===== run.sh =====
#!/bin/bash
# the make line also repeats each setting of config.mk as NAME=value (left out here)
make -C /OpenROAD-flow-scripts/flow DESIGN_CONFIG=/design/flow/config.mk WORK_HOME=/design/flow/orfs CLKGATE_MAP_FILE= finish

===== config.mk =====
export PLATFORM = sky130hd
export DESIGN_NAME = uart_top
export DESIGN_NICKNAME = uart_top
export VERILOG_FILES = /design/flow/design.v
export SDC_FILE = /design/flow/constraint.sdc
export NUM_CORES = 4
export LEC_CHECK = 0
export ABC_AREA = 0
export CAP_MARGIN = 20
export CORE_ASPECT_RATIO = 1.13
export CORE_MARGIN = 2
export CORE_UTILIZATION = 27
export CTS_CLUSTER_DIAMETER = 389
export HOLD_SLACK_MARGIN = 0.26
export PLACE_DENSITY = 0.67
export SLEW_MARGIN = 20
export TNS_END_PERCENT = 75

===== constraint.sdc =====
create_clock -name core_clock -period 5.62 [get_ports {iClk}]
set_input_delay 1.1240 -clock core_clock [delete_from_list [all_inputs] [get_ports {iClk}]]
set_output_delay 1.1240 -clock core_clock [all_outputs]
set_load 0.01 [all_outputs]

===== design.v =====
`timescale 1ns / 1ps
module uart_rx #(
  parameter   CLK_FREQ      = 125_000_000,
  parameter   BAUD_RATE     = 115_200,
  parameter   CLKS_PER_BIT  = CLK_FREQ / BAUD_RATE
)
(
  input wire        iClk, iRst,
  input wire        iRxSerial,
  output wire [7:0] oRxByte, 
  output wire       oRxDone
 );
  localparam sIDLE             = 3'b000;
  localparam sRX_START         = 3'b001;
  localparam sRX_DATA          = 3'b010;
  localparam sRX_SAMPLE        = 3'b011;
  localparam sRX_DATA_COMPLETE = 3'b100;
  localparam sRX_STOP          = 3'b101;
  localparam sRX_DONE          = 3'b110;
  reg [2:0] rFSM_Current, wFSM_Next; 
  reg [$clog2(CLKS_PER_BIT):0]   rCnt_Current, wCnt_Next;
  reg [2:0] rBit_Current, wBit_Next;
  reg [7:0] rRxData_Current, wRxData_Next;  
  reg rRx1, rRx2;
  always @(posedge iClk)
    begin
      rRx1 <= iRxSerial;
      rRx2 <= rRx1;
    end
  always @(posedge iClk)
    begin
      if(iRst == 1)
      begin
          rFSM_Current <= sIDLE;
          rCnt_Current <= 0;
          rBit_Current <= 0;
          rRxData_Current <= 0;
      end
      else
      begin
          rFSM_Current <= wFSM_Next;
          rCnt_Current <= wCnt_Next;
          rBit_Current <= wBit_Next;
          rRxData_Current <= wRxData_Next;
      end
    end
 always @(*)
    begin
        case(rFSM_Current)
            sIDLE: 
                begin
                wCnt_Next = 0;
                wBit_Next = 0;
                wRxData_Next = 0; 
                if(iRxSerial == 0)
                    wFSM_Next = sRX_START;
                else
                    wFSM_Next = sIDLE;
                end
            sRX_START:
                begin
                    wBit_Next = 0;
                    wRxData_Next = rRxData_Current;
                    if(rCnt_Current < (CLKS_PER_BIT - 1) ) begin
                        wFSM_Next = sRX_START;
                        wCnt_Next = rCnt_Current + 1;
                    end else begin
                        wFSM_Next = sRX_DATA;
                        wCnt_Next = 0;
                    end
                end
            sRX_DATA:
                begin
                    if(rCnt_Current < (((CLKS_PER_BIT-1)/2) - 1))
                        begin
                        wFSM_Next = sRX_DATA;
                        wCnt_Next = rCnt_Current + 1;
                        wBit_Next = rBit_Current;
                        wRxData_Next = rRxData_Current;
                        end
                    else
                        begin
                        wFSM_Next = sRX_SAMPLE;
                        wCnt_Next = rCnt_Current + 1;
                        wBit_Next = rBit_Current;
                        wRxData_Next = rRxData_Current;
                        end
                end
            sRX_SAMPLE:
                begin
                    wFSM_Next = sRX_DATA_COMPLETE;
                    wCnt_Next = rCnt_Current + 1;
                    wBit_Next = rBit_Current;
                    wRxData_Next = {rRx2, rRxData_Current[7:1]};
                end
            sRX_DATA_COMPLETE:
                begin
                    if(rCnt_Current < (CLKS_PER_BIT - 1))
                        begin
                        wFSM_Next = sRX_DATA_COMPLETE;
                        wCnt_Next = rCnt_Current + 1;
                        wBit_Next = rBit_Current;
                        wRxData_Next = rRxData_Current;
                        end
                    else
                        begin
                        if(rBit_Current < 7)
                            begin
                            wFSM_Next = sRX_DATA;
                            wCnt_Next = 0;
                            wBit_Next = rBit_Current+1;
                            wRxData_Next = rRxData_Current;
                            end
                        else
                            begin
                            wFSM_Next = sRX_STOP;
                            wCnt_Next = 0;
                            wBit_Next = 0;
                            wRxData_Next = rRxData_Current;
                            end    
                        end
                end
            sRX_STOP:
                begin
                    wRxData_Next = rRxData_Current;
                    wBit_Next = 0;
                    if (rCnt_Current < (CLKS_PER_BIT - 1))
                        begin
                            wFSM_Next = sRX_STOP;
                            wCnt_Next = rCnt_Current + 1;
                        end
                    else
                        begin
                            wFSM_Next = sRX_DONE;
                            wCnt_Next = 0;
                        end
                end
            sRX_DONE:
                begin
                wRxData_Next = rRxData_Current;
                wBit_Next = 0;
                wCnt_Next = 0;
                wFSM_Next = sIDLE;
                end
            default:
                begin
                wFSM_Next = sIDLE;
                wCnt_Next = 0;
                wBit_Next = 0;
                wRxData_Next = 0;
                end
            endcase
    end
    assign oRxByte = rRxData_Current;
    assign oRxDone = (rFSM_Current == sRX_DONE) ? 1 : 0;
endmodule
`timescale 1ns / 1ps
module uart_tx #(
    parameter   CLK_FREQ      = 125000000,
    parameter   BAUD_RATE     = 115200,
    parameter   CLKS_PER_BIT  = CLK_FREQ / BAUD_RATE
  )
  (
   input wire       iClk, iRst,
   input wire       iTxStart,
   input wire [7:0] iTxByte, 
   output wire      oTxSerial,
   output wire      oTxBusy,
   output wire      oTxDone
   );
  localparam sIDLE         = 3'b000;
  localparam sTX_START     = 3'b001;
  localparam sTX_DATA      = 3'b010;
  localparam sTX_STOP      = 3'b011;
  localparam sDONE         = 3'b100;
  reg [2:0] rFSM_Current, wFSM_Next; 
  reg [$clog2(CLKS_PER_BIT):0]   rCnt_Current, wCnt_Next;
  reg [2:0] rBit_Current, wBit_Next;
  reg [7:0] rTxData_Current, wTxData_Next;
  always @(posedge iClk)
  begin
    if (iRst==1)
      begin
        rFSM_Current <= sIDLE;
        rCnt_Current <= 0;
        rBit_Current <= 0;
        rTxData_Current <= 0;
      end
    else
      begin
        rFSM_Current <= wFSM_Next;
        rCnt_Current <= wCnt_Next;
        rBit_Current <= wBit_Next;
        rTxData_Current <= wTxData_Next;
      end
  end
  always @(*)
    begin
      case (rFSM_Current)
        sIDLE :
          begin
            wCnt_Next = 0;
            wBit_Next = 0;
            if (iTxStart == 1)
              begin
                wFSM_Next = sTX_START;
                wTxData_Next = iTxByte;    
              end
            else
             begin    
                wFSM_Next = sIDLE;
                wTxData_Next = rTxData_Current;
             end
          end 
        sTX_START :
            begin
              wTxData_Next = rTxData_Current;
              wBit_Next = 0;
              if (rCnt_Current < (CLKS_PER_BIT - 1) )
                begin
                  wFSM_Next = sTX_START;
                  wCnt_Next = rCnt_Current + 1;
                end
              else
                begin
                  wFSM_Next = sTX_DATA;
                  wCnt_Next = 0;
                end
            end 
          sTX_DATA :
            begin
              if (rCnt_Current < (CLKS_PER_BIT - 1) )
                begin
                  wFSM_Next = sTX_DATA;
                  wCnt_Next = rCnt_Current + 1;
                  wTxData_Next = rTxData_Current;
                  wBit_Next = rBit_Current;
                end
              else
                begin
                  wCnt_Next = 0;
                  if (rBit_Current != 7)
                    begin
                      wFSM_Next = sTX_DATA;
                      wBit_Next = rBit_Current + 1;
                      wTxData_Next = { 1'b0, rTxData_Current[7:1] };  
                    end
                  else
                    begin
                      wFSM_Next = sTX_STOP;
                      wBit_Next = 0;
                      wTxData_Next = rTxData_Current;
                    end
                end
            end  
          sTX_STOP :
            begin
              wTxData_Next = rTxData_Current;
              wBit_Next = 0;
              if (rCnt_Current < (CLKS_PER_BIT - 1) )
                begin
                  wFSM_Next = sTX_STOP;
                  wCnt_Next = rCnt_Current + 1;
                end
              else
                begin
                  wFSM_Next = sDONE;
                  wCnt_Next = 0;
                end
            end 
          sDONE :
            begin
              wTxData_Next = rTxData_Current;
              wBit_Next = 0;
              wCnt_Next = 0;
              wFSM_Next = sIDLE;
            end
          default :
            begin
              wFSM_Next = sIDLE;
              wCnt_Next = 0;
              wBit_Next = 0;
              wTxData_Next = 0;
            end 
        endcase
    end
  reg rTxSerial;
  always @(*)
  begin
    if (rFSM_Current == sTX_START)
      rTxSerial = 0;
    else if (rFSM_Current == sTX_DATA)
      rTxSerial = rTxData_Current[0];
    else
      rTxSerial = 1;
  end
  assign oTxSerial = rTxSerial;
  assign oTxBusy = ( (rFSM_Current == sIDLE) || (rFSM_Current == sDONE) ) ? 0 : 1;
  assign oTxDone = (rFSM_Current == sDONE) ? 1 : 0;
endmodule
`timescale 1ns / 1ps
module partial_full_adder(
    input   wire iA, iB,
    input   wire iCarryIn,
    output  wire oSum, oGen, oPropagate
    );
assign oSum = iA ^ iB ^ iCarryIn;
assign oGen = iA & iB;
assign oPropagate = iA | iB;
endmodule
`timescale 1ns / 1ps
module carry_lookahead_adder_4b #(
    parameter ADDER_WIDTH = 4
) (
    input   wire [ADDER_WIDTH-1:0] iA, iB,
    input   wire                   iCarryIn,
    output  wire [ADDER_WIDTH-1:0] oSum,
    output  wire                   oCarry
);
    wire [ADDER_WIDTH-1:0] wGen, wPropagate;
    partial_full_adder PFA1(
        .iA(iA[0]),
        .iB(iB[0]),
        .iCarryIn(iCarryIn),
        .oSum(oSum[0]),
        .oGen(wGen[0]),
        .oPropagate(wPropagate[0])
    );
    partial_full_adder PFA2(
        .iA(iA[1]),
        .iB(iB[1]),
        .iCarryIn(wCarry[0]),  
        .oSum(oSum[1]),
        .oGen(wGen[1]),
        .oPropagate(wPropagate[1])
    );
    partial_full_adder PFA3(
        .iA(iA[2]),
        .iB(iB[2]),
        .iCarryIn(wCarry[1]),  
        .oSum(oSum[2]),
        .oGen(wGen[2]),
        .oPropagate(wPropagate[2])
    );
    partial_full_adder PFA4(
        .iA(iA[3]),
        .iB(iB[3]),
        .iCarryIn(wCarry[2]),  
        .oSum(oSum[3]),
        .oGen(wGen[3]),
        .oPropagate(wPropagate[3])
    );
    wire [ADDER_WIDTH-2:0] wCarry;
    assign wCarry[0] = wGen[0] | (wPropagate[0] & iCarryIn);
    assign wCarry[1] = wGen[1] | (wPropagate[1] & wGen[0]) | (wPropagate[1] & wPropagate[0] & iCarryIn);
    assign wCarry[2] = wGen[2] | (wPropagate[2] & wGen[1]) | (wPropagate[2] & wPropagate[1] & wGen[0]) | (wPropagate[2] & wPropagate[1] & wPropagate[0] & iCarryIn);
    assign oCarry    = wGen[3] | (wPropagate[3] & wGen[2]) | (wPropagate[3] & wPropagate[2] & wGen[1]) | (wPropagate[3] & wPropagate[2] & wPropagate[1] & wGen[0]) | (wPropagate[3] & wPropagate[2] & wPropagate[1] & wPropagate[0] & iCarryIn); 
endmodule
`timescale 1ns / 1ps
module carry_lookahead_adder_16b (
    input   wire [15:0] iA, iB,
    input   wire                   iCarryIn,
    output  wire [15:0] oSum,
    output  wire                   oCarry
);
    wire [2:0] w_oCarry;
    carry_lookahead_adder_4b CLA1(.iA(iA[3:0]), .iB(iB[3:0]), .iCarryIn(iCarryIn), .oSum(oSum[3:0]), .oCarry(w_oCarry[0]));
    carry_lookahead_adder_4b CLA2(.iA(iA[7:4]), .iB(iB[7:4]), .iCarryIn(w_oCarry[0]), .oSum(oSum[7:4]), .oCarry(w_oCarry[1]));
    carry_lookahead_adder_4b CLA3(.iA(iA[11:8]), .iB(iB[11:8]), .iCarryIn(w_oCarry[1]), .oSum(oSum[11:8]), .oCarry(w_oCarry[2]));
    carry_lookahead_adder_4b CLA4(.iA(iA[15:12]), .iB(iB[15:12]), .iCarryIn(w_oCarry[2]), .oSum(oSum[15:12]), .oCarry(oCarry));
endmodule
`timescale 1ns / 1ps
module carry_select_adder_Nb #(
    parameter ADDER_WIDTH = 128,
    parameter SUB_WIDTH = 16
) (
    input   wire [ADDER_WIDTH-1:0] iA, iB,
    input   wire                   iCarryIn,
    output  wire [ADDER_WIDTH-1:0] oSum,
    output  wire                   oCarry
);
    wire oCarry1;
    wire [1:0] oCarryFA [0:ADDER_WIDTH/SUB_WIDTH-1];
    wire [SUB_WIDTH-1:0] oSumFA [0:ADDER_WIDTH/SUB_WIDTH-1][0:1];
    carry_lookahead_adder_16b CLA(.iA(iA[SUB_WIDTH-1:0]), .iB(iB[SUB_WIDTH-1:0]), .iCarryIn(iCarryIn), .oSum(oSum[SUB_WIDTH-1:0]), .oCarry(oCarry1));
    genvar i;
    generate
        for (i = SUB_WIDTH; i < ADDER_WIDTH; i = i + SUB_WIDTH)
        begin : adders
            carry_lookahead_adder_16b CLA_noCarry(.iA(iA[i+SUB_WIDTH-1:i]), .iB(iB[i+SUB_WIDTH-1:i]), .iCarryIn(1'b0), .oSum(oSumFA[i/SUB_WIDTH][0]), .oCarry(oCarryFA[i/SUB_WIDTH][0]));
            carry_lookahead_adder_16b CLA_carry(.iA(iA[i+SUB_WIDTH-1:i]), .iB(iB[i+SUB_WIDTH-1:i]), .iCarryIn(1'b1), .oSum(oSumFA[i/SUB_WIDTH][1]), .oCarry(oCarryFA[i/SUB_WIDTH][1]));
        end
    endgenerate
    wire [1:ADDER_WIDTH/SUB_WIDTH-1] mux_select;
    assign mux_select[1] = (oCarry1 == 0) ? oCarryFA[1][0] : oCarryFA[1][1];
    genvar j;
    generate
        for (j = 2; j < ADDER_WIDTH/SUB_WIDTH; j = j + 1)
        begin
            assign mux_select[j] = (mux_select[j-1] == 0) ? oCarryFA[j-1][0] : oCarryFA[j-1][1];
        end
    endgenerate
    generate
        genvar l;
        for (l = 0; l < SUB_WIDTH; l = l + 1)
        begin : assign_bit
            assign oSum[SUB_WIDTH + l] = (oCarry1 == 0) ? oSumFA[1][0][l] : oSumFA[1][1][l];
        end
    endgenerate
    genvar k;
    generate
        for (k = SUB_WIDTH*2; k < ADDER_WIDTH; k = k + SUB_WIDTH)
        begin : assign_sum
            genvar l;
            for (l = 0; l < SUB_WIDTH; l = l + 1)
            begin : assign_bit
                assign oSum[k+l] = (mux_select[k/SUB_WIDTH] == 0) ? oSumFA[k/SUB_WIDTH][0][l] : oSumFA[k/SUB_WIDTH][1][l];
            end
        end
    endgenerate
    assign oCarry = (mux_select[ADDER_WIDTH/SUB_WIDTH-1] == 0) ? oCarryFA[ADDER_WIDTH/SUB_WIDTH-1][0] : oCarryFA[ADDER_WIDTH/SUB_WIDTH-1][1];
endmodule
`timescale 1ns / 1ps
module mp_adder #(
      parameter OPERAND_WIDTH = 512,
      parameter ADDER_WIDTH   = 128,
      parameter N_ITERATIONS  = OPERAND_WIDTH / ADDER_WIDTH
    )
    (
    input  wire                       iClk,
    input  wire                       iRst,
    input  wire                       iStart,
    input  wire                       iCommand,
    input  wire [OPERAND_WIDTH-1:0]   iOpA,
    input  wire [OPERAND_WIDTH-1:0]   iOpB,
    output wire [OPERAND_WIDTH:0]     oRes,  
    output wire                       oDone);
    wire [OPERAND_WIDTH-1:0] regA_D;
    reg  [OPERAND_WIDTH-1:0] regA_Q;
    always @(posedge iClk)
    begin
        if(iRst==1)     regA_Q <= { OPERAND_WIDTH{1'b0} }; 
        else            regA_Q <= regA_D;
    end
    wire [OPERAND_WIDTH-1:0] regB_D;
    reg  [OPERAND_WIDTH-1:0] regB_Q;    
    always @(posedge iClk)
    begin
      if(iRst==1)       regB_Q <= {OPERAND_WIDTH{1'b0}}; 
      else              regB_Q <= regB_D;
    end
    reg          muxA_sel;
    wire [OPERAND_WIDTH-1:0] muxA_Out;
    assign muxA_Out = (muxA_sel == 0) ? iOpA : { {ADDER_WIDTH{1'b0}}  , regA_Q[OPERAND_WIDTH-1:ADDER_WIDTH]};
    assign regA_D = muxA_Out;
    wire [OPERAND_WIDTH-1:0] w_invOpB;
    assign w_invOpB = (iCommand == 0) ? iOpB : (~iOpB);
    reg  muxB_sel;
    wire  [OPERAND_WIDTH-1:0] muxB_Out;
    assign muxB_Out = (muxB_sel == 0) ? w_invOpB : { {ADDER_WIDTH{1'b0}}  , regB_Q[OPERAND_WIDTH-1:ADDER_WIDTH]};
    assign regB_D = muxB_Out;
    wire [ADDER_WIDTH-1:0]  operandA;
    wire [ADDER_WIDTH-1:0]  operandB;
    wire                    carry_in;
    wire [ADDER_WIDTH-1:0]  result;
    wire                    carry_out;
    carry_select_adder_Nb #( .ADDER_WIDTH(ADDER_WIDTH)) 
    carry_select_inst   (
        .iA( operandA ), 
        .iB( operandB ),
        .iCarryIn( carry_in ),
        .oSum(result),
        .oCarry(carry_out)
      );
    reg  [OPERAND_WIDTH-1:0] regResult;
    always @(posedge iClk)
    begin
        if(iRst==1)   regResult <= { OPERAND_WIDTH{1'b0} };
      else            regResult <= { result, regResult[OPERAND_WIDTH-1:ADDER_WIDTH] };
    end
    reg  regCout;
    always @(posedge iClk)
    begin
      if(iRst==1)   regCout <= 1'b0;
      else          regCout <= carry_out;
    end
    wire w_Carry;
    assign w_Carry = (iCommand == 0) ? 1'b0 : 1'b1;  
    reg  muxCarry_sel;
    wire muxCarryIn;
    assign muxCarryIn = (muxCarry_sel == 0) ? w_Carry : regCout;
    assign operandA = regA_Q;
    assign operandB = regB_Q;
    assign carry_in = muxCarryIn;
    assign oRes = { regCout, regResult};
    localparam s_IDLE         = 3'b000;
    localparam s_STORE_OPS    = 3'b001;
    localparam s_ADD_FIRST    = 3'b010;
    localparam s_ADD_WORDS    = 3'b011;
    localparam s_DONE         = 3'b100;
    reg [2:0] rFSM_current, wFSM_next;
    always @(posedge iClk)
    begin
        if(iRst==1)	  
            rFSM_current <= s_IDLE;
        else          
            rFSM_current <= wFSM_next;
    end
    reg [$clog2(N_ITERATIONS):0] rCnt_Current, wCnt_next;
    always @(posedge iClk)
    begin
        if(iRst==1)	  
            rCnt_Current <= 0;
        else          
            rCnt_Current <= wCnt_next;
    end
    always @(*)
    begin
        case(rFSM_current)
            s_IDLE: 
              begin         
                muxA_sel = 0;
                muxB_sel = 0;
                muxCarry_sel = 0;
                wCnt_next = 0;
                if (iStart==1)
                    wFSM_next = s_STORE_OPS;
                else
                    wFSM_next = s_IDLE;
              end
            s_STORE_OPS: 
              begin
                muxA_sel = 0;
                muxB_sel = 0;
                muxCarry_sel = 0;
                wCnt_next = rCnt_Current + 1;
                wFSM_next = s_ADD_FIRST;
              end
            s_ADD_FIRST: 
              begin
                muxA_sel = 1;
                muxB_sel = 1;
                muxCarry_sel = 0;
                wCnt_next = rCnt_Current + 1;
                wFSM_next = s_ADD_WORDS;
              end
            s_ADD_WORDS: 
              begin
                muxA_sel = 1;
                muxB_sel = 1;
                muxCarry_sel = 1;
                wCnt_next = rCnt_Current + 1;
                if ( rCnt_Current < (N_ITERATIONS - 1) )
                  wFSM_next = s_ADD_WORDS;
                else
                  wFSM_next = s_DONE;
              end
            s_DONE:
              begin
                muxA_sel = 1;
                muxB_sel = 1;
                muxCarry_sel = 1;
                wCnt_next = 0;
                wFSM_next = s_IDLE;
              end  
            default: 
              begin 
                muxA_sel = 0;
                muxB_sel = 0;
                muxCarry_sel = 0;
                wCnt_next = 0;
                wFSM_next = s_IDLE;
              end
        endcase
    end
    reg regDone;
    always @(posedge iClk)
    begin
      if(iRst)    regDone <= 1'd0; 
      else        regDone <= ( rFSM_current == s_DONE ) ? 1'b1 : 1'b0;
    end
    assign oDone = regDone;
endmodule
`timescale 1ns / 1ps
module uart_top #(
    parameter   OPERAND_WIDTH = 512,
    parameter   ADDER_WIDTH   = 128,
    parameter   NBYTES        = OPERAND_WIDTH / 8,  
    parameter   CLK_FREQ      = 125_000_000,
    parameter   BAUD_RATE     = 7_812_500    
  )  
  (
    input   wire   iClk, iRst,
    input   wire   iRx,
    output  wire   oTx
  );
  reg [NBYTES*8-1:0] rBuffer1, rBuffer2;
  wire [(NBYTES)*8:0] wBuffer3;
  reg [(NBYTES+1)*8-1:0] rBufferRes;
  localparam s_IDLE         = 3'b000;
  localparam s_WAIT_RX1     = 3'b001;
  localparam s_WAIT_RX2     = 3'b010;
  localparam s_ADDITION     = 3'b011;
  localparam s_TX           = 3'b100;
  localparam s_WAIT_TX      = 3'b101;
  localparam s_DONE         = 3'b110;
  localparam s_WAIT_ADD_SUB = 3'b111;
  reg [2:0]   rFSM;  
  reg         rTxStart;
  reg [7:0]   rTxByte;
  wire        wTxBusy;
  wire        wTxDone;
  wire [7:0] wRxByte;
  wire wRxDone;
  uart_tx #(  .CLK_FREQ(CLK_FREQ), .BAUD_RATE(BAUD_RATE) )
  UART_TX_INST
    (.iClk(iClk),
     .iRst(iRst),
     .iTxStart(rTxStart),
     .iTxByte(rTxByte),
     .oTxSerial(oTx),
     .oTxBusy(wTxBusy),
     .oTxDone(wTxDone)
     );
  uart_rx #( .CLK_FREQ(CLK_FREQ), .BAUD_RATE(BAUD_RATE) )
  UART_RX_INST
  (.iClk(iClk),
   .iRst(iRst),
   .iRxSerial(iRx),
   .oRxByte(wRxByte),
   .oRxDone(wRxDone)
   );
   reg r_StartAdd;
   wire w_DoneAdd;
   mp_adder #( .OPERAND_WIDTH(OPERAND_WIDTH), .ADDER_WIDTH(ADDER_WIDTH) ) MP_ADDER_INST
   (.iClk(iClk),
    .iRst(iRst),
    .iStart(r_StartAdd),
    .iCommand(r_add_sub[0]),
    .iOpA(rBuffer1),
    .iOpB(rBuffer2),
    .oRes(wBuffer3),
    .oDone(w_DoneAdd)
   );
   reg [7:0] r_add_sub;
  reg [$clog2(NBYTES):0] rCnt_Current;
  always @(posedge iClk)
  begin
  if (iRst == 1 ) 
    begin
      rFSM <= s_IDLE;
      rTxStart <= 0;
      rCnt_Current <= 0;
      rTxByte <= 0;
      rBuffer1 <= 0;
      rBuffer2 <= 0;
      rBufferRes <= 0;
    end 
  else 
    begin
      case (rFSM)
        s_IDLE :
          begin
            rFSM <= s_WAIT_ADD_SUB;
          end
        s_WAIT_ADD_SUB :
          begin
            if (wRxDone==1)
                begin
                    r_add_sub <= wRxByte;
                    rFSM <= s_WAIT_RX1;
                end 
             else
                begin
                    rFSM <= s_WAIT_ADD_SUB;
                end           
          end
        s_WAIT_RX1 :
          begin
          r_StartAdd <= 0;
            if (wRxDone==1)
                begin
                if(rCnt_Current<NBYTES-1)
                    begin
                    rCnt_Current<=rCnt_Current+1;
                    rFSM <= s_WAIT_RX1;
                    rBuffer1 <= { rBuffer1[NBYTES*8-9:0],wRxByte};            
                    end
                else
                    begin
                    rCnt_Current<=0;
                    rBuffer1 <= { rBuffer1[NBYTES*8-9:0],wRxByte}; 
                    rFSM <= s_WAIT_RX2;
                    end
                end 
             else
                begin
                    rFSM <= s_WAIT_RX1;
                end           
          end
          s_WAIT_RX2 :
          begin
            if (wRxDone==1)
                begin
                if(rCnt_Current<NBYTES-1)
                    begin
                    r_StartAdd <= 0;
                    rCnt_Current<=rCnt_Current+1;
                    rFSM <= s_WAIT_RX2;
                    rBuffer2 <= { rBuffer2[NBYTES*8-9:0],wRxByte};            
                    end
                else
                    begin
                    rCnt_Current<=0;
                    rBuffer2 <= { rBuffer2[NBYTES*8-9:0],wRxByte}; 
                    r_StartAdd <= 1;                  
                    rFSM <= s_ADDITION;
                    end
                end 
             else
                begin
                    r_StartAdd <= 0;
                    rFSM <= s_WAIT_RX2;
                end           
          end  
        s_ADDITION:
        begin
            rCnt_Current<=0;
            if(w_DoneAdd != 1)
                begin
                    r_StartAdd <= 1;
                    rFSM <= s_ADDITION;
                end
            else
                begin
                r_StartAdd <= 0;
                rFSM <= s_TX;
                if(r_add_sub[0] == 0)
                    begin
                    rBufferRes <= {7'b0000000,wBuffer3};
                    end
                else
                    begin
                    rBufferRes <= {8'b00000000,wBuffer3[OPERAND_WIDTH-1:0]};
                    end
                end
        end
        s_TX :
          begin
            if ( (rCnt_Current < (NBYTES+1)) && (wTxBusy ==0) ) 
              begin
                rFSM <= s_WAIT_TX;
                rTxStart <= 1; 
                rTxByte <= rBufferRes[(NBYTES+1)*8-1:(NBYTES+1)*8-8];             
                rBufferRes <= {rBufferRes[(NBYTES+1)*8-9:0] , 8'b0000_0000};     
                rCnt_Current <= rCnt_Current + 1;
              end 
            else 
              begin 
                rFSM <= s_DONE;
                rTxStart <= 0;
                rTxByte <= 0;
                rCnt_Current <= 0;
              end
            end 
            s_WAIT_TX :
              begin
                if (wTxDone) begin
                  rFSM <= s_TX;
                end else begin
                  rFSM <= s_WAIT_TX;
                  rTxStart <= 0;                   
                end
              end 
            s_DONE :
              begin
                rFSM <= s_WAIT_ADD_SUB;     
              end 
            default :
              rFSM <= s_IDLE;
          endcase
      end
    end       
endmodule

==> flow_summary.json, run 1 <==
{
  "status": "no timing/DRC/antenna violations",
  "ant_nets": 0,
  "numCtsBuffers": 339,
  "cp.arrival_ns": 5.06,
  "hp-class": "reg -> reg",
  "warnings": 283,
  "timing.final.max_slew_violations": 0,
  "end_kind": "register",
  "power.largest_group": "registers",
  "grt_use_met3_pct": 1.64,
  "totalWireLength_mm": 305,
  "rsz0062_at_grt": "no",
  "grt_pass1_wl_mm": 470,
  "ys_seq_share_pct": 53.3,
  "wire_per_inst_um": 16.1,
  "yosysMostFrequentCell": "dfxtp_1",
  "drt_iter0_markers": 7224,
  "synthCells": 13400,
  "vias": 86200,
  "met2_usage_pct": 21.7,
  "h-tree-depth": 5,
  "crit_cells": 14,
  "final-comb-area_um2": 50500,
  "pg_seq_w": 0.0229,
  "dieArea_um2": 445000,
  "xor_area_share_pct": 4.49,
  "async_flop_share_pct": 0,
  "max_slew_margin_pct": 20.9,
  "cp_num_buf_inv": 0,
  "endpoint": "MP_ADDER_INST.regResult[509]$_SDFF_PP0_",
  "first_pass_iters": 6,
  "via_per_inst": 4.54,
  "period_needed_ns": 4.25,
  "cts_setup_buffers": 0,
  "cts.repair.resized": 0,
  "setup.worst_path.start": "MP_ADDER_INST.regB_Q[16]$_SDFF_PP0_",
  "holdPathStages": 0,
  "cts_tree": "built",
  "finalCritPeriodShare_pct": 75.7,
  "common_cells": "dfxtp_1 (3,160), nand2_1 (2,882), a21oi_1 (1,530)",
  "edf_count": 2,
  "synth.avg_cell_area_um2": 8.87,
  "port-buffer-count": 3,
  "die_w_um": 628,
  "hpwl_mm": 200,
  "tightest_slew_ns": 1.19,
  "cap_violations": 0,
  "leakagePower_nw": 44.6,
  "pwr_density_cell_nw_per_um2": 344,
  "finalSetupTns_ns": 0,
  "hold_path_end": "UART_RX_INST.rRx2$_DFF_P_",
  "grt_overflow_total": 0,
  "root_buffer": "clkbuf_16",
  "start_kind": "register",
  "grt_busiest_layer": "met2",
  "ys_types": 84,
  "crit_required_ns": 6.43,
  "synthAdderAreaFrac_pct": 3.19,
  "die_y_um": 709,
  "syn_nets": 13700,
  "clkSinkCount": 3162,
  "ys_area_um2": 119000,
  "internal_power_w": 0.0365,
  "r2r_setup_slack_ns": 1.37,
  "aoi_share_pct": 13.5,
  "hold_viol": 0,
  "cts.clk_slew.worst_paths_ns": 0.06,
  "grt.total_usage_pct": 13.2,
  "critPathKind": "reg -> reg",
  "max-clock-path-buffers": 4,
  "max_freq_mhz": 235,
  "synth_area_um2": 119000,
  "seq_area_um2": 63300,
  "synthMuxAreaShare_pct": 4.33,
  "syn_to_final_growth_pct": 13.8,
  "nNetsFinal": 13200,
  "finalSetupViolations": 0,
  "yosys.area.top_type_share_pct": 53.3,
  "fin_util_pct": 30.9,
  "gp_congestion": 0.854,
  "synth_area_leader_cell": "dfxtp_1",
  "hp-start": "UART_RX_INST.rRx1$_DFF_P_",
  "power.switching_w": 0.0100,
  "rr_worst_depth": 14,
  "area_leaders": "dfxtp_1 (53%), nand2_1 (9.1%), a21oi_1 (6.4%), a211oi_1 (5.7%), mux2i_1 (4.3%)",
  "ys_ff": 3162,
  "synth-main-ff-cell": "dfxtp_1",
  "antenna_found_initial": 21,
  "logic_family": "simple AND/OR/NAND/NOR gates",
  "powerClk_w": 0.0224,
  "rows": 258,
  "sw_frac_of_total_pct": 21.5,
  "hold_buffers": 0,
  "pwr-share-seq_pct": 49.2,
  "core-area_um2": 437000,
  "ioPinCount": 4,
  "fp_util_pct": 27.1,
  "cp_top_family": "AND-OR/OR-AND gates",
  "vdd.ir_drop.worst_v": 0.000251,
  "fill_cells": 45100,
  "finalClockSkew_ns": 0.108,
  "p_comb_w": 0.00122,
  "met1_usage_pct": 17.7,
  "worstReg2RegEnd": "MP_ADDER_INST.regResult[509]$_SDFF_PP0_",
  "r2r_start": "MP_ADDER_INST.regB_Q[16]$_SDFF_PP0_",
  "ys_cells": 13400,
  "drc": 0,
  "grt_max_degree": 228,
  "clock_power_share_pct": 48.2,
  "combPwrFrac_pct": 2.6,
  "clk_latency_ns": 0.97,
  "simple_gate_area_share_pct": 16.9,
  "worstPathCellList": "ha_1 > nor2b_1 > o2111ai_1 > nand4b_1 > a211oi_2 > o21ai_2 > o211ai_2 > nand2_1 > a311oi_2 > o21bai_1 > a21o_1 > fa_1 > xnor2_1 > nor2_1",
  "grt_pass1_vias": 80900,
  "crit_fanout": 7,
  "slowest_stage": "a211oi_2",
  "synth_warnings": 5,
  "cpPeakStageDelay_ns": 0.52,
  "finalPower_w": 0.0465
}
==> per-layer routing <==
metal	wire, µm	share of wire [%]
met3	14000	4.6
met2	143000	47
met5	13	0.0043
met1	138000	45
met4	10100	3.3
==> layout make-up <==
class | instances | area share [%]
timing repair buffer | 125 | 1.11
sequential | 3162 | 46.9
antenna | 17 | 0.0315
tap | 5850 | 5.42
clock inverter | 99 | 0.995
inverter | 342 | 0.950
clock buffer | 489 | 7.28
multi-input combinational | 8893 | 37.3
==> metrics by stage <==
step	hold slack [ns]	std cells	worst slack, ns	cell area, µm²
5_1_grt	0.336	19000	1.10	135000
4_1_cts	0.327	19000	1.29	135000
6_report	0.325	19000	1.37	135000
3_3_place_gp	0.316	18400	1.36	124000
3_5_place_dp	0.319	18400	1.32	124000
2_1_floorplan	0.310	13400	2.21	119000
==> run 2: changes to the inputs <==
- CAP_MARGIN: 20 -> 5
- CORE_ASPECT_RATIO: 1.13 -> 0.53
- CORE_MARGIN: 2 -> 3
- CORE_UTILIZATION: 27 -> 31
- CTS_CLUSTER_DIAMETER: 389 -> 103
- GPL_ROUTABILITY_DRIVEN: unset -> 0
- GPL_TIMING_DRIVEN: unset -> 0
- HOLD_SLACK_MARGIN: 0.26 -> unset
- MAX_ROUTING_LAYER: unset -> met4
- MIN_ROUTING_LAYER: unset -> met2
- PLACE_DENSITY: 0.67 -> 0.83
- SETUP_SLACK_MARGIN: unset -> 0.38
- TNS_END_PERCENT: 75 -> unset
- clock period: 5.62 -> 4.57 ns (I/O delays scaled with it)
==> run 2 against run 1 <==
Area after synthesis stayed put. Die area fell by 12%. Synthesized cell count did not move. The run now fails in 5_1_grt.
==> flow_summary.json, run 2 <==
{
  "simple_gate_area_share_pct": 16.9,
  "synthAdderAreaFrac_pct": 3.19,
  "h-tree-depth": 4,
  "ys_types": 84,
  "dieArea_um2": 391000,
  "hpwl_mm": 303,
  "rows": 164,
  "synth_warnings": 5,
  "synthCells": 13400,
  "synth.avg_cell_area_um2": 8.87,
  "core-area_um2": 379000,
  "die_y_um": 457,
  "port-buffer-count": 3,
  "ys_cells": 13400,
  "common_cells": "dfxtp_1 (3,160), nand2_1 (2,882), a21oi_1 (1,530)",
  "xor_area_share_pct": 4.49,
  "syn_nets": 13700,
  "root_buffer": "clkbuf_16",
  "die_w_um": 856,
  "numCtsBuffers": 226,
  "ioPinCount": 4,
  "yosys.area.top_type_share_pct": 53.3,
  "grt.total_usage_pct": 46.4,
  "logic_family": "simple AND/OR/NAND/NOR gates",
  "yosysMostFrequentCell": "dfxtp_1",
  "synth_area_um2": 119000,
  "ys_ff": 3162,
  "aoi_share_pct": 13.5,
  "clkSinkCount": 3162,
  "synth-main-ff-cell": "dfxtp_1",
  "synthMuxAreaShare_pct": 4.33,
  "ys_area_um2": 119000,
  "async_flop_share_pct": 0,
  "max-clock-path-buffers": 4,
  "ys_seq_share_pct": 53.3,
  "status": "did not finish",
  "grt_overflow_total": 163,
  "edf_count": 2,
  "fp_util_pct": 31.3,
  "area_leaders": "dfxtp_1 (53%), nand2_1 (9.1%), a21oi_1 (6.4%), a211oi_1 (5.7%), mux2i_1 (4.3%)",
  "error_line": "[ERROR GRT-0116] Global routing finished with congestion. Check the congestion regions in the DRC Viewer.",
  "synth_area_leader_cell": "dfxtp_1",
  "lastStage": "5_1_grt"
}
[run 2: stage by stage]
stage	cells	instance area [µm²]	hold slack [ns]	worst slack (ns)
after global placement	18400	125000	0.312	-1.74
after CTS	18900	134000	0.341	0.221
after floorplan	13400	119000	0.310	1.16
after detailed placement	18500	126000	0.323	-0.856
[run 2: timing repair]
action / CTS
endpoints found under the setup margin: 280
setup buffers: 8
hold buffers: 0
pin swaps: 8
gates resized: 33
[run 2: per-layer routing]
layer / track usage, % / overflow
met5: - / -
met4: 34.3 / 8
met3: 58.4 / 134
met2: 42.9 / 21
met1: - / -
==> run 3: changes to the inputs <==
- ABC_AREA: 0 -> 1
- CAP_MARGIN: 5 -> 15
- CELL_PAD_IN_SITES_GLOBAL_PLACEMENT: unset -> 1
- CORE_ASPECT_RATIO: 0.53 -> unset
- CORE_MARGIN: 3 -> 7
- CORE_UTILIZATION: 31 -> 40
- CTS_CLUSTER_DIAMETER: 103 -> unset
- GPL_TIMING_DRIVEN: 0 -> unset
- MAX_ROUTING_LAYER: met4 -> unset
- PLACE_DENSITY: 0.83 -> unset
- SETUP_SLACK_MARGIN: 0.38 -> 1.4
- SLEW_MARGIN: 20 -> 5
- TNS_END_PERCENT: unset -> 70
- clock period: 4.57 -> 5.7 ns (I/O delays scaled with it)
==> run 3 against run 2 <==
Now fails the layout checks on capacitance limit, slew limit. Die area is 21% lower. Area after synthesis is 1.4% lower. Synthesized cell count is 7.9% higher.
==> flow_summary.json, run 3 <==
{
  "cpPeakStageDelay_ns": 0.33,
  "status": "complete, but fails checks",
  "grt.total_usage_pct": 36.3,
  "synth-main-ff-cell": "dfxtp_1",
  "die_w_um": 555,
  "holdPathStages": 0,
  "common_cells": "nor2_1 (3,593), dfxtp_1 (3,160), o21ai_0 (2,230)",
  "combPwrFrac_pct": 4.3,
  "warnings": 270,
  "finalSetupTns_ns": 0,
  "ys_types": 49,
  "worst_path_most_repeated_cell": "nand2_4",
  "rr_worst_depth": 55,
  "fin_ws_ns": 0.406,
  "ys_cells": 14400,
  "final-comb-area_um2": 46700,
  "finalCritPeriodShare_pct": 92.9,
  "fp_util_pct": 40.2,
  "syn_to_final_growth_pct": 13.4,
  "r2r_setup_slack_ns": 0.41,
  "cp_num_buf_inv": 8,
  "first_pass_iters": 10,
  "pwr-share-seq_pct": 47.4,
  "cp_top_family": "simple AND/OR/NAND/NOR gates",
  "crit_required_ns": 6.58,
  "antenna_found_initial": 0,
  "sw_frac_of_total_pct": 24.2,
  "setup.worst_path.start": "MP_ADDER_INST.regB_Q[22]$_SDFF_PP0_",
  "worstReg2RegEnd": "MP_ADDER_INST.regResult[498]$_SDFF_PP0_",
  "powerClk_w": 0.0233,
  "timing.final.max_slew_violations": 5,
  "port-buffer-count": 3,
  "timing.hold.ws_ns": 0.338,
  "internal_power_w": 0.0366,
  "dieArea_um2": 308000,
  "ys_ff": 3162,
  "numCtsBuffers": 350,
  "ant_nets": 0,
  "yosysMostFrequentCell": "nor2_1",
  "ys_seq_share_pct": 54.1,
  "grt_max_degree": 180,
  "root_buffer": "clkbuf_16",
  "endpoint": "MP_ADDER_INST.regResult[498]$_SDFF_PP0_",
  "crit_fanout": 3,
  "synth.avg_cell_area_um2": 8.11,
  "fin_util_pct": 45.6,
  "drt_iter0_markers": 20900,
  "seq_area_um2": 63300,
  "simple_gate_area_share_pct": 16.1,
  "power.largest_group": "clock",
  "finalSetupViolations": 0,
  "hpwl_mm": 246,
  "rsz0062_at_grt": "yes",
  "cap_violations": 1,
  "async_flop_share_pct": 0,
  "slowest_stage": "dfxtp_2",
  "edf_count": 2,
  "aoi_share_pct": 16.0,
  "period_needed_ns": 5.29,
  "r2r_start": "MP_ADDER_INST.regB_Q[22]$_SDFF_PP0_",
  "core-area_um2": 291000,
  "synthCells": 14400,
  "check.faults": "capacitance limit, slew limit",
  "yosys.area.top_type_share_pct": 54.0,
  "clkSinkCount": 3162,
  "start_kind": "register",
  "hp-start": "UART_RX_INST.rRx1$_DFF_P_",
  "vias": 130000,
  "finalPower_w": 0.0483,
  "cts_tree": "built",
  "totalWireLength_mm": 392,
  "leakagePower_nw": 49.1,
  "xor_area_share_pct": 4.08,
  "synth_area_leader_cell": "dfxtp_1",
  "syn_nets": 14700,
  "tightest_slew_ns": 1.71,
  "nNetsFinal": 14300,
  "max-clock-path-buffers": 4,
  "synth_warnings": 5,
  "synthAdderAreaFrac_pct": 3.24,
  "fill_cells": 28800,
  "die_y_um": 555,
  "max_slew_margin_pct": -14.5,
  "wire_per_inst_um": 21.5,
  "p_comb_w": 0.00209,
  "cp.arrival_ns": 6.17,
  "grt_pass1_vias": 138000,
  "logic_family": "simple AND/OR/NAND/NOR gates",
  "area_leaders": "dfxtp_1 (54%), nor2_1 (12%), o21ai_0 (9.5%), xnor2_1 (4.0%), nand2_1 (3.8%)",
  "rows": 198,
  "crit_cells": 55,
  "drc": 0,
  "max_freq_mhz": 189,
  "via_per_inst": 7.14,
  "ys_area_um2": 117000,
  "grt_overflow_total": 0,
  "clock_power_share_pct": 48.3,
  "vdd.ir_drop.worst_v": 0.000223,
  "synth_area_um2": 117000,
  "finalClockSkew_ns": 0.0399,
  "grt_pass1_wl_mm": 582,
  "dp_slack_ns": 0.123,
  "critPathKind": "reg -> reg",
  "end_kind": "register",
  "hold_viol": 0,
  "hold_path_end": "UART_RX_INST.rRx2$_DFF_P_",
  "ioPinCount": 4,
  "power.switching_w": 0.0117,
  "cts.clk_slew.worst_paths_ns": 0.06,
  "pg_seq_w": 0.0229,
  "h-tree-depth": 5,
  "clk_latency_ns": 0.96,
  "hp-class": "reg -> reg",
  "pwr_density_cell_nw_per_um2": 363,
  "synthMuxAreaShare_pct": 0
}
==> run 3: cell type report <==
type	count	share of cell area [%]
Sequential cell	3162	47.7
Multi-Input combinational cell	9245	35.2
Clock buffer	548	7.97
Tap cell	3900	3.67
Inverter	995	2.84
Timing Repair Buffer	233	1.85
Clock inverter	83	0.721
Antenna cell	48	0.0904
==> run 3: per-layer routing <==
layer	vias to the layer above	track usage (%)	part of all wire [%]
li1	45300	-	-
met1	45400	-	0
met2	36400	44.1	50
met3	2938	48.3	42
met4	115	5.51	7.3
met5	-	15.5	1.3
==> run 3: through the flow <==
stage,cell area (µm²),cells
6_report,133000,18200
5_1_grt,133000,18200
4_1_cts,132000,18100
3_5_place_dp,120000,17500
3_3_place_gp,120000,17500
2_1_floorplan,117000,14400
==> run 3: timing repair <==
action                                  4_1_cts  5_1_grt
pin swaps                                    35       34
buffers inserted                             30       13
resized                                     102       79
endpoints found under the setup margin       41       51
hold buffers                                  0        0
==> run 4: changes to the inputs <==
- ABC_AREA: 1 -> unset
- CAP_MARGIN: 15 -> 20
- CELL_PAD_IN_SITES_GLOBAL_PLACEMENT: 1 -> unset
- CORE_MARGIN: 7 -> 2
- GPL_ROUTABILITY_DRIVEN: 0 -> unset
- MIN_ROUTING_LAYER: met2 -> unset
- SETUP_SLACK_MARGIN: 1.4 -> 1.1
- SLEW_MARGIN: 5 -> 20
- TNS_END_PERCENT: 70 -> unset
- clock period: 5.7 -> 4.2 ns (I/O delays scaled with it)
==> run 4 against run 3 <==
Now clean on timing, DRC and antenna. Sequential share of layout area decreased by 1.1 points. Register-to-register slack improved by 0.20 ns. Fmax is 47% higher. Synthesized cell count decreased by 7.3%. Sequential power up 34%. Via count is 34% lower. Sequential cell count stayed put. Critical endpoint is now MP_ADDER_INST.regResult[508]$_SDFF_PP0_. Critical path type unchanged. Highest routed layer unchanged. Routed wire length is 19% lower. Largest cell class unchanged.
==> flow_summary.json, run 4 <==
{
  "die_y_um": 549,
  "holdPathStages": 0,
  "ys_types": 84,
  "grt_busiest_layer": "met2",
  "hold_buffers": 0,
  "drc": 0,
  "warnings": 262,
  "grt_overflow_total": 0,
  "synth-main-ff-cell": "dfxtp_1",
  "via_per_inst": 4.98,
  "hold_viol": 0,
  "max_slew_margin_pct": 22.6,
  "fp_util_pct": 40.1,
  "numCtsBuffers": 331,
  "slowest_stage": "fa_2",
  "ioPinCount": 4,
  "ys_cells": 13400,
  "grt_use_met3_pct": 2.09,
  "crit_cells": 13,
  "aoi_share_pct": 13.5,
  "ant_nets": 0,
  "totalWireLength_mm": 315,
  "xor_area_share_pct": 4.49,
  "stdcell_area_um2": 136000,
  "setup.worst_path.start": "MP_ADDER_INST.regA_Q[60]$_SDFF_PP0_",
  "internal_power_w": 0.0483,
  "end_kind": "register",
  "max_freq_mhz": 278,
  "synthCells": 13400,
  "hp-class": "reg -> reg",
  "vias": 85900,
  "edf_count": 2,
  "r2r_setup_slack_ns": 0.60,
  "hp-start": "UART_RX_INST.rRx1$_DFF_P_",
  "finalCritPeriodShare_pct": 85.6,
  "fill_cells": 28300,
  "hold_path_end": "UART_RX_INST.rRx2$_DFF_P_",
  "area_leaders": "dfxtp_1 (53%), nand2_1 (9.1%), a21oi_1 (6.4%), a211oi_1 (5.7%), mux2i_1 (4.3%)",
  "finalSetupTns_ns": 0,
  "met2_usage_pct": 32.8,
  "logic_family": "simple AND/OR/NAND/NOR gates",
  "cpPeakStageDelay_ns": 0.51,
  "grt.total_usage_pct": 20.3,
  "pwr_density_cell_nw_per_um2": 455,
  "grt_max_degree": 165,
  "grt_pass1_vias": 81200,
  "hpwl_mm": 212,
  "period_needed_ns": 3.60,
  "wire_per_inst_um": 18.3,
  "dieArea_um2": 301000,
  "rr_worst_depth": 13,
  "synth.avg_cell_area_um2": 8.87,
  "syn_nets": 13700,
  "tightest_slew_ns": 1.15,
  "crit_required_ns": 4.98,
  "port-buffer-count": 3,
  "vdd.ir_drop.worst_v": 0.000331,
  "synth_warnings": 5,
  "first_pass_iters": 5,
  "finalClockSkew_ns": 0.0471,
  "cp_num_buf_inv": 0,
  "clk_latency_ns": 0.87,
  "cts.clk_slew.worst_paths_ns": 0.06,
  "clkSinkCount": 3162,
  "pg_seq_w": 0.0306,
  "start_kind": "register",
  "max-clock-path-buffers": 4,
  "endpoint": "MP_ADDER_INST.regResult[508]$_SDFF_PP0_",
  "cp.arrival_ns": 4.38,
  "ys_seq_share_pct": 53.3,
  "sw_frac_of_total_pct": 21.9,
  "common_cells": "dfxtp_1 (3,160), nand2_1 (2,882), a21oi_1 (1,530)",
  "synthMuxAreaShare_pct": 4.33,
  "rsz0062_at_grt": "yes",
  "root_buffer": "clkbuf_16",
  "critPathKind": "reg -> reg",
  "synth_area_um2": 119000,
  "clock_power_share_pct": 47.7,
  "place_area_um2": 123000,
  "synth_area_leader_cell": "dfxtp_1",
  "antenna_found_initial": 29,
  "yosysMostFrequentCell": "dfxtp_1",
  "cts_tree": "built",
  "crit_fanout": 3,
  "simple_gate_area_share_pct": 16.9,
  "powerClk_w": 0.0295,
  "r2r_start": "MP_ADDER_INST.regA_Q[60]$_SDFF_PP0_",
  "gp_congestion": 0.864,
  "die_w_um": 549,
  "finalSetupViolations": 0,
  "syn_to_final_growth_pct": 14.6,
  "h-tree-depth": 5,
  "combPwrFrac_pct": 2.9,
  "leakagePower_nw": 45.9,
  "power.switching_w": 0.0136,
  "worstReg2RegEnd": "MP_ADDER_INST.regResult[508]$_SDFF_PP0_",
  "met1_usage_pct": 28.8,
  "grt_pass1_wl_mm": 486,
  "synthAdderAreaFrac_pct": 3.19,
  "timing.final.max_slew_violations": 0,
  "nNetsFinal": 13300,
  "worstPathCellList": "ha_4 > nor2b_1 > o21ai_2 > a21boi_2 > nor4b_4 > o2111ai_4 > a32oi_4 > nand2_2 > a311oi_4 > o21bai_1 > a21o_1 > fa_2 > nor2b_1",
  "ys_area_um2": 119000,
  "power.largest_group": "registers",
  "cp_top_family": "AND-OR/OR-AND gates",
  "worst_path_most_repeated_cell": "nor2b_1",
  "yosys.area.top_type_share_pct": 53.3,
  "p_comb_w": 0.00180,
  "drt_iter0_markers": 6934,
  "async_flop_share_pct": 0,
  "cap_violations": 0,
  "ys_ff": 3162,
  "core-area_um2": 296000,
  "status": "no timing/DRC/antenna violations",
  "pwr-share-seq_pct": 49.4,
  "rows": 200
}
[run 4: layout make-up]
class                   instances  area [µm²]  area share, %
diodes                         11        27.5         0.0202
repair buffers                311        3630           2.67
multi-input cells            8893       51900           38.1
clock buffers                 487        9840           7.23
well taps                    3939        4930           3.62
flip-flops and latches       3162       63400           46.6
clock inverters                93        1140          0.840
inverters                     342        1280          0.943
[run 4: metal layers]
metal  up-vias  wire [µm]  share of wire (%)
met1     40700     149000                 47
met2      1533     145000                 46
met3       442      12600                4.0
li1      43200          -                  -
met4         2       8490                2.7
met5         -         13             0.0041
[run 4: stage by stage]
stage / std cells / hold slack (ns) / util [%] / setup slack, ns / total power [W]
global route: 17200 / 0.333 / 46.0 / 0.464 / 0.0639
CTS: 17200 / 0.333 / 45.7 / 0.680 / 0.0624
finish: 17200 / 0.331 / 46.0 / 0.604 / 0.0619
global placement: 16500 / 0.315 / 41.5 / 0.282 / 0.0330
floorplan: 13400 / 0.310 / - / 0.939 / 0.0322
detailed placement: 16600 / 0.320 / 41.5 / 0.241 / 0.0330
[run 4: what timing repair did]
action	4_1_cts	5_1_grt
setup endpoints to repair	152	127
resized	209	129
pin swaps	91	92
buffers inserted	65	31
gates cloned	0	1
==> run 5: changes to the inputs <==
- CORE_UTILIZATION: 40 -> 72
- SETUP_SLACK_MARGIN: 1.1 -> -0.29
- clock period: 4.2 -> 3.08 ns (I/O delays scaled with it)
==> run 5 against run 4 <==
Now fails the layout checks on setup timing. Synthesized cell count is the same. First-iteration DRC count rose by 45%. Routed wire length increased by 5.0%. Critical path depth increased by 2. Critical path type unchanged. Largest power group unchanged.
==> flow_summary.json, run 5 <==
{
  "status": "complete, but fails checks",
  "check.faults": "setup timing",
  "hold_buffers": 0,
  "xor_area_share_pct": 4.49,
  "warnings": 226,
  "synth.avg_cell_area_um2": 8.87,
  "max_freq_mhz": 277,
  "finalSetupViolations": 85,
  "grt_max_degree": 230,
  "area_leaders": "dfxtp_1 (53%), nand2_1 (9.1%), a21oi_1 (6.4%), a211oi_1 (5.7%), mux2i_1 (4.3%)",
  "ys_area_um2": 119000,
  "cp.arrival_ns": 4.39,
  "h-tree-depth": 5,
  "dieArea_um2": 168000,
  "start_kind": "register",
  "fin_ws_ns": -0.532,
  "rows": 149,
  "clk_latency_ns": 0.96,
  "fill_cells": 10100,
  "ys_cells": 13400,
  "finalClockSkew_ns": 0.0548,
  "fp_util_pct": 72.2,
  "synth_area_um2": 119000,
  "seq_area_um2": 63400,
  "rr_worst_depth": 15,
  "hp-class": "in -> reg",
  "antenna_found_initial": 41,
  "final-comb-area_um2": 51200,
  "internal_power_w": 0.0644,
  "power.largest_group": "registers",
  "aoi_share_pct": 13.5,
  "edf_count": 2,
  "worst_path_most_repeated_cell": "buf_4",
  "crit_required_ns": 3.85,
  "cp_num_buf_inv": 4,
  "powerClk_w": 0.0379,
  "simple_gate_area_share_pct": 16.9,
  "r2r_setup_slack_ns": -0.53,
  "endpoint": "MP_ADDER_INST.regResult[476]$_SDFF_PP0_",
  "clock_power_share_pct": 46.1,
  "drc": 0,
  "p_comb_w": 0.00268,
  "synthAdderAreaFrac_pct": 3.19,
  "via_per_inst": 5.89,
  "totalWireLength_mm": 331,
  "clkSinkCount": 3162,
  "worstPathCellList": "inv_2 > ha_4 > or4_4 > and3b_2 > o311ai_4 > buf_4 > o2111ai_4 > buf_4 > buf_6 > nand2b_1 > a21o_1 > a21oi_2 > o21bai_1 > fa_2 > nor2b_1",
  "port-buffer-count": 3,
  "timing.final.max_slew_violations": 0,
  "synthCells": 13400,
  "hold_path_end": "UART_RX_INST.rFSM_Current[5]$_DFF_P_",
  "finalCritPeriodShare_pct": 117,
  "ys_ff": 3162,
  "yosysMostFrequentCell": "dfxtp_1",
  "ioPinCount": 4,
  "synthMuxAreaShare_pct": 4.33,
  "hp-start": "iRst",
  "hold_viol": 0,
  "ant_nets": 0,
  "cts.clk_slew.worst_paths_ns": 0.07,
  "first_pass_iters": 6,
  "fin_util_pct": 82.0,
  "cts_tree": "built",
  "ys_seq_share_pct": 53.3,
  "syn_to_final_growth_pct": 13.5,
  "slowest_stage": "or4_4",
  "grt.total_usage_pct": 38.1,
  "period_needed_ns": 3.61,
  "max_slew_margin_pct": 15.7,
  "pg_seq_w": 0.0417,
  "drt_iter0_markers": 10000,
  "synth_area_leader_cell": "dfxtp_1",
  "crit_fanout": 3,
  "combPwrFrac_pct": 3.3,
  "nNetsFinal": 13700,
  "synth-main-ff-cell": "dfxtp_1",
  "async_flop_share_pct": 0,
  "syn_nets": 13700,
  "gp_congestion": 0.940,
  "wire_per_inst_um": 21.0,
  "grt_overflow_total": 0,
  "yosys.area.top_type_share_pct": 53.3,
  "common_cells": "dfxtp_1 (3,160), nand2_1 (2,882), a21oi_1 (1,530)",
  "grt_pass1_wl_mm": 508,
  "tightest_slew_ns": 1.26,
  "cp_top_family": "simple AND/OR/NAND/NOR gates",
  "setup.worst_path.start": "MP_ADDER_INST.regA_Q[72]$_SDFF_PP0_",
  "finalSetupTns_ns": -17.96,
  "grt_pass1_vias": 90200,
  "root_buffer": "clkbuf_16",
  "holdPathStages": 2,
  "vdd.ir_drop.worst_v": 0.000686,
  "cap_violations": 0,
  "rsz0062_at_grt": "yes",
  "power.switching_w": 0.0179,
  "pwr-share-seq_pct": 50.6,
  "vias": 93000,
  "cpPeakStageDelay_ns": 0.53,
  "sw_frac_of_total_pct": 21.7,
  "leakagePower_nw": 47.0,
  "critPathKind": "reg -> reg",
  "hpwl_mm": 220,
  "end_kind": "register",
  "pwr_density_cell_nw_per_um2": 610,
  "max-clock-path-buffers": 4,
  "r2r_start": "MP_ADDER_INST.regA_Q[72]$_SDFF_PP0_",
  "numCtsBuffers": 317,
  "crit_cells": 15,
  "ys_types": 84,
  "synth_warnings": 5,
  "die_y_um": 410,
  "core-area_um2": 164000,
  "worstReg2RegEnd": "MP_ADDER_INST.regResult[476]$_SDFF_PP0_",
  "logic_family": "simple AND/OR/NAND/NOR gates",
  "die_w_um": 410
}
run 5: layout make-up:
cell class                      count  share of cell area, %
Sequential cell                  3162                   47.0
Multi-Input combinational cell   8893                   38.0
Clock inverter                     74                  0.564
Tap cell                         2189                   2.03
Timing Repair Buffer              658                   4.51
Antenna cell                        9                 0.0167
Inverter                          342                  0.954
Clock buffer                      463                   6.94
run 5: routing by layer:
metal  track usage [%]  routed length (µm)
met5                 0                 176
met4              20.1               18500
met3              5.80               23600
met2              62.8              157000
met1              48.6              132000
run 5: repair_timing:
item,in CTS,in global routing
endpoints found under the setup margin,58,62
pin swaps,28,56
buffers inserted,6,26
resized,50,147
run 5: through the flow:
step | instances | hold slack (ns) | power [W] | setup slack (ns) | cell area, µm²
final | 15800 | 0.207 | 0.0823 | -0.532 | 135000
after detailed placement | 15200 | 0.323 | 0.0451 | -0.690 | 124000
after global routing | 15800 | 0.196 | 0.0841 | -0.600 | 135000
after CTS | 15800 | 0.160 | 0.0822 | -0.468 | 134000
after floorplan | 13400 | 0.310 | 0.0440 | -0.287 | 119000
after global placement | 15200 | 0.315 | 0.0451 | -0.664 | 124000
==> run 6: changes to the inputs <==
- ABC_AREA: unset -> 1
- CORE_UTILIZATION: 72 -> 40
- SETUP_SLACK_MARGIN: -0.29 -> 1.4
- TNS_END_PERCENT: unset -> 70
- clock period: 3.08 -> 8.0 ns (I/O delays scaled with it)
==> run 6 against run 5 <==
Sequential power down 61%. Via count decreased by 3.8%. Now clean on timing, DRC and antenna. Critical path depth increased by 42. Highest routed layer unchanged. Routed wire length is 5.0% lower. Final cell count up 14%. Largest power group unchanged. Sequential share of layout area is 1.6 points higher.
==> flow_summary.json, run 6 <==
{
  "pwr_density_cell_nw_per_um2": 255,
  "holdPathStages": 0,
  "sw_frac_of_total_pct": 22.6,
  "die_w_um": 545,
  "die_y_um": 545,
  "edf_count": 2,
  "p_comb_w": 0.00127,
  "synth_warnings": 5,
  "h-tree-depth": 5,
  "critPathKind": "reg -> reg",
  "numCtsBuffers": 333,
  "worstReg2RegEnd": "MP_ADDER_INST.regResult[509]$_SDFF_PP0_",
  "vias": 89500,
  "crit_fanout": 8,
  "status": "no timing/DRC/antenna violations",
  "core-area_um2": 291000,
  "yosysMostFrequentCell": "nor2_1",
  "synthMuxAreaShare_pct": 0,
  "tightest_slew_ns": 1.19,
  "xor_area_share_pct": 4.08,
  "period_needed_ns": 5.84,
  "cpPeakStageDelay_ns": 0.44,
  "ys_area_um2": 117000,
  "internal_power_w": 0.0257,
  "root_buffer": "clkbuf_16",
  "grt_pass1_wl_mm": 489,
  "cts_setup_buffers": 0,
  "ys_seq_share_pct": 54.1,
  "ys_ff": 3162,
  "fin_util_pct": 44.8,
  "stdcell_area_um2": 130000,
  "cts_tree": "built",
  "ant_nets": 0,
  "cp_num_buf_inv": 1,
  "cp_top_family": "simple AND/OR/NAND/NOR gates",
  "power.switching_w": 0.00750,
  "common_cells": "nor2_1 (3,593), dfxtp_1 (3,160), o21ai_0 (2,230)",
  "first_pass_iters": 8,
  "place_area_um2": 119000,
  "power.largest_group": "registers",
  "fill_cells": 28600,
  "gp_congestion": 0.867,
  "yosys.area.top_type_share_pct": 54.0,
  "syn_to_final_growth_pct": 11.3,
  "finalSetupTns_ns": 0,
  "synth_area_leader_cell": "dfxtp_1",
  "ioPinCount": 4,
  "slowest_stage": "fa_1",
  "ys_cells": 14400,
  "totalWireLength_mm": 315,
  "max_slew_margin_pct": 20.5,
  "rows": 198,
  "rr_worst_depth": 57,
  "async_flop_share_pct": 0,
  "setup.worst_path.start": "MP_ADDER_INST.regB_Q[3]$_SDFF_PP0_",
  "cts.repair.resized": 0,
  "finalSetupViolations": 0,
  "hold_viol": 0,
  "antenna_found_initial": 27,
  "cp.arrival_ns": 6.56,
  "logic_family": "simple AND/OR/NAND/NOR gates",
  "hpwl_mm": 201,
  "max_freq_mhz": 171,
  "fp_util_pct": 40.2,
  "start_kind": "register",
  "drt_iter0_markers": 7556,
  "clock_power_share_pct": 47.2,
  "hold_buffers": 0,
  "grt_overflow_total": 0,
  "clkSinkCount": 3162,
  "rsz0062_at_grt": "no",
  "port-buffer-count": 3,
  "hold_path_end": "UART_RX_INST.rRx2$_DFF_P_",
  "dieArea_um2": 297000,
  "simple_gate_area_share_pct": 16.1,
  "grt.total_usage_pct": 20.7,
  "area_leaders": "dfxtp_1 (54%), nor2_1 (12%), o21ai_0 (9.5%), xnor2_1 (4.0%), nand2_1 (3.8%)",
  "drc": 0,
  "synthAdderAreaFrac_pct": 3.24,
  "crit_required_ns": 8.72,
  "placed_cells": 17400,
  "syn_nets": 14700,
  "cap_violations": 0,
  "cts.clk_slew.worst_paths_ns": 0.06,
  "via_per_inst": 4.97,
  "combPwrFrac_pct": 3.8,
  "synth_area_um2": 117000,
  "end_kind": "register",
  "synth.avg_cell_area_um2": 8.11,
  "ys_types": 49,
  "max-clock-path-buffers": 4,
  "grt_max_degree": 225,
  "vdd.ir_drop.worst_v": 0.000154,
  "fin_ws_ns": 2.16,
  "r2r_start": "MP_ADDER_INST.regB_Q[3]$_SDFF_PP0_",
  "finalCritPeriodShare_pct": 73.0,
  "powerClk_w": 0.0157,
  "r2r_setup_slack_ns": 2.16,
  "grt_pass1_vias": 82800,
  "aoi_share_pct": 16.0,
  "endpoint": "MP_ADDER_INST.regResult[509]$_SDFF_PP0_",
  "warnings": 288,
  "worst_path_most_repeated_cell": "nand2_2",
  "pwr-share-seq_pct": 49.0,
  "finalNonFillerCells": 18000,
  "synth-main-ff-cell": "dfxtp_1",
  "dp_slack_ns": 2.13,
  "leakagePower_nw": 47.8,
  "pg_seq_w": 0.0163,
  "clk_latency_ns": 0.89,
  "synthCells": 14400,
  "nNetsFinal": 14100,
  "hp-start": "UART_RX_INST.rRx1$_DFF_P_",
  "finalClockSkew_ns": 0.0740,
  "timing.final.max_slew_violations": 0,
  "crit_cells": 57,
  "hp-class": "reg -> reg",
  "wire_per_inst_um": 17.5
}
[run 6: cell type report]
class                      instances  area (µm²)  area share [%]
antenna                            9        22.5          0.0173
clock buffer                     490        9740            7.47
clock inverter                    99        1370            1.05
inverter                         995        3770            2.90
multi-input combinational       9245       46100            35.4
sequential                      3162       63300            48.6
tap                             3900        4880            3.75
timing repair buffer              92        1040           0.799
[run 6: per-stage QoR]
step / power [W] / hold slack (ns)
after floorplan: 0.0174 / 0.310
after global placement: 0.0179 / 0.315
after detailed placement: 0.0179 / 0.322
after CTS: 0.0334 / 0.346
after global routing: 0.0343 / 0.355
final: 0.0332 / 0.347
[run 6: per-layer routing]
metal | GRT usage [%] | up-vias | wire length [µm]
li1 | - | 45100 | -
met1 | 29.3 | 42200 | 149000
met2 | 32.9 | 1759 | 143000
met3 | 2.25 | 449 | 13200
met4 | 6.04 | 2 | 9500
met5 | 0 | - | 20
==> run 7: changes to the inputs <==
- ABC_AREA: 1 -> unset
- CORE_UTILIZATION: 40 -> 72
- CTS_CLUSTER_DIAMETER: unset -> 71
- PLACE_DENSITY: unset -> 0.41
- SETUP_SLACK_MARGIN: 1.4 -> unset
- TNS_END_PERCENT: 70 -> unset
- clock period: 8.0 -> 2.64 ns (I/O delays scaled with it)
==> run 7 against run 6 <==
Now fails the layout checks on setup timing. Worst setup slack got worse by 3.1 ns. Core utilization rose by 39 points. Combinational power rose to 2.6 times the previous value. Die area shrank 43%. Design area increased by 5.7%. Sequential share of layout area shrank 2.6 points. First-iteration DRC count is 41% higher. Hold slack worse by 0.18 ns. Total power grew to 2.9 times the previous value. Global-route usage rose by 18 points. Clock power grew to 2.8 times the previous value. Via count up 5.8%. Critical path type unchanged. Largest power group unchanged.
==> flow_summary.json, run 7 <==
{
  "synth_warnings": 5,
  "synth_area_um2": 119000,
  "timing.hold.ws_ns": 0.169,
  "first_pass_iters": 7,
  "ys_cells": 13400,
  "die_w_um": 410,
  "async_flop_share_pct": 0,
  "logic_family": "simple AND/OR/NAND/NOR gates",
  "grt_max_degree": 183,
  "fill_cells": 9526,
  "period_needed_ns": 3.60,
  "max_freq_mhz": 278,
  "stdcell_area_um2": 138000,
  "cp.arrival_ns": 4.46,
  "cp_top_family": "AND-OR/OR-AND gates",
  "grt_overflow_total": 0,
  "finalClockSkew_ns": 0.0456,
  "core-area_um2": 164000,
  "final-comb-area_um2": 52300,
  "clock_power_share_pct": 46.3,
  "grt_pass1_vias": 91200,
  "power.switching_w": 0.0210,
  "xor_area_share_pct": 4.49,
  "yosys.area.top_type_share_pct": 53.3,
  "hold_viol": 0,
  "synthAdderAreaFrac_pct": 3.19,
  "seq_area_um2": 63400,
  "ioPinCount": 4,
  "die_y_um": 410,
  "hold_path_end": "UART_RX_INST.rRx1$_DFF_P_",
  "clk_latency_ns": 0.95,
  "common_cells": "dfxtp_1 (3,160), nand2_1 (2,882), a21oi_1 (1,530)",
  "power.largest_group": "registers",
  "syn_to_final_growth_pct": 16.0,
  "fp_util_pct": 72.2,
  "pg_seq_w": 0.0486,
  "combPwrFrac_pct": 3.4,
  "wire_per_inst_um": 21.3,
  "start_kind": "register",
  "timing.final.max_slew_violations": 0,
  "gp_congestion": 0.957,
  "tightest_slew_ns": 1.09,
  "finalSetupViolations": 113,
  "numCtsBuffers": 317,
  "fin_ws_ns": -0.956,
  "hold_buffers": 0,
  "cts_tree": "built",
  "crit_fanout": 3,
  "r2r_setup_slack_ns": -0.96,
  "vdd.ir_drop.worst_v": 0.000742,
  "vias": 94700,
  "simple_gate_area_share_pct": 16.9,
  "synth-main-ff-cell": "dfxtp_1",
  "synth_area_leader_cell": "dfxtp_1",
  "check.faults": "setup timing",
  "finalCritPeriodShare_pct": 136,
  "synthCells": 13400,
  "syn_nets": 13700,
  "drc": 0,
  "port-buffer-count": 3,
  "aoi_share_pct": 13.5,
  "synthMuxAreaShare_pct": 4.33,
  "leakagePower_nw": 48.3,
  "synth.avg_cell_area_um2": 8.87,
  "grt.total_usage_pct": 38.8,
  "setup.worst_path.start": "MP_ADDER_INST.regB_Q[52]$_SDFF_PP0_",
  "via_per_inst": 5.93,
  "worstPathCellList": "ha_4 > nor2b_4 > o211ai_1 > buf_4 > a21oi_4 > nor4b_4 > o2111ai_4 > a32oi_4 > buf_4 > nand2_2 > a311oi_4 > o21bai_2 > a21o_1 > fa_2 > nor2b_4",
  "hpwl_mm": 226,
  "cp_num_buf_inv": 2,
  "clkSinkCount": 3162,
  "h-tree-depth": 5,
  "drt_iter0_markers": 10700,
  "totalWireLength_mm": 340,
  "finalPower_w": 0.0966,
  "ys_types": 84,
  "root_buffer": "clkbuf_16",
  "powerClk_w": 0.0447,
  "dp_slack_ns": -1.18,
  "critPathKind": "reg -> reg",
  "holdPathStages": 1,
  "dieArea_um2": 168000,
  "status": "complete, but fails checks",
  "edf_count": 2,
  "pwr_density_cell_nw_per_um2": 701,
  "worstReg2RegEnd": "MP_ADDER_INST.regResult[508]$_SDFF_PP0_",
  "crit_required_ns": 3.51,
  "ant_nets": 0,
  "endpoint": "MP_ADDER_INST.regResult[508]$_SDFF_PP0_",
  "cap_violations": 0,
  "ys_ff": 3162,
  "hp-start": "iRx",
  "hp-class": "in -> reg",
  "area_leaders": "dfxtp_1 (53%), nand2_1 (9.1%), a21oi_1 (6.4%), a211oi_1 (5.7%), mux2i_1 (4.3%)",
  "internal_power_w": 0.0756,
  "yosysMostFrequentCell": "dfxtp_1",
  "rr_worst_depth": 15,
  "nNetsFinal": 13800,
  "cts.clk_slew.worst_paths_ns": 0.06,
  "end_kind": "register",
  "pwr-share-seq_pct": 50.3,
  "max_slew_margin_pct": 26.7
}
## run 7: layout make-up
| class | count | share of cell area [%] |
|---|---|---|
| flip-flops and latches | 3162 | 46.0 |
| multi-input cells | 8893 | 37.9 |
| clock buffers | 452 | 6.68 |
| repair buffers | 818 | 5.69 |
| well taps | 2189 | 1.99 |
| inverters | 342 | 0.935 |
| clock inverters | 88 | 0.739 |
| diodes | 19 | 0.0345 |
## run 7: through the flow
stage / cells / utilization (%) / setup TNS (ns)
6_report: 16000 / 83.8 / -69.48
5_1_grt: 15900 / 83.8 / -81.17
4_1_cts: 15900 / 83.0 / -59.89
3_5_place_dp: 15300 / 76.0 / -96.02
3_3_place_gp: 15300 / 76.0 / -83.78
2_1_floorplan: 13400 / - / -11.82
## run 7: routing by layer
| metal | vias up | routed length (µm) | global-route usage (%) |
|---|---|---|---|
| met5 | - | 59 | 0 |
| met4 | 12 | 20500 | 21.3 |
| met3 | 978 | 27600 | 6.76 |
| met2 | 4145 | 159000 | 63.0 |
| met1 | 45400 | 133000 | 49.4 |
| li1 | 44200 | - | - |
## run 7: timing repair
action	in CTS	in global routing
gates resized	236	206
setup endpoints to repair	277	137
buffers inserted	41	49
gates cloned	1	3
pin swaps	134	149
Power figures rest on the tool's default switching activity, not on a simulated workload.
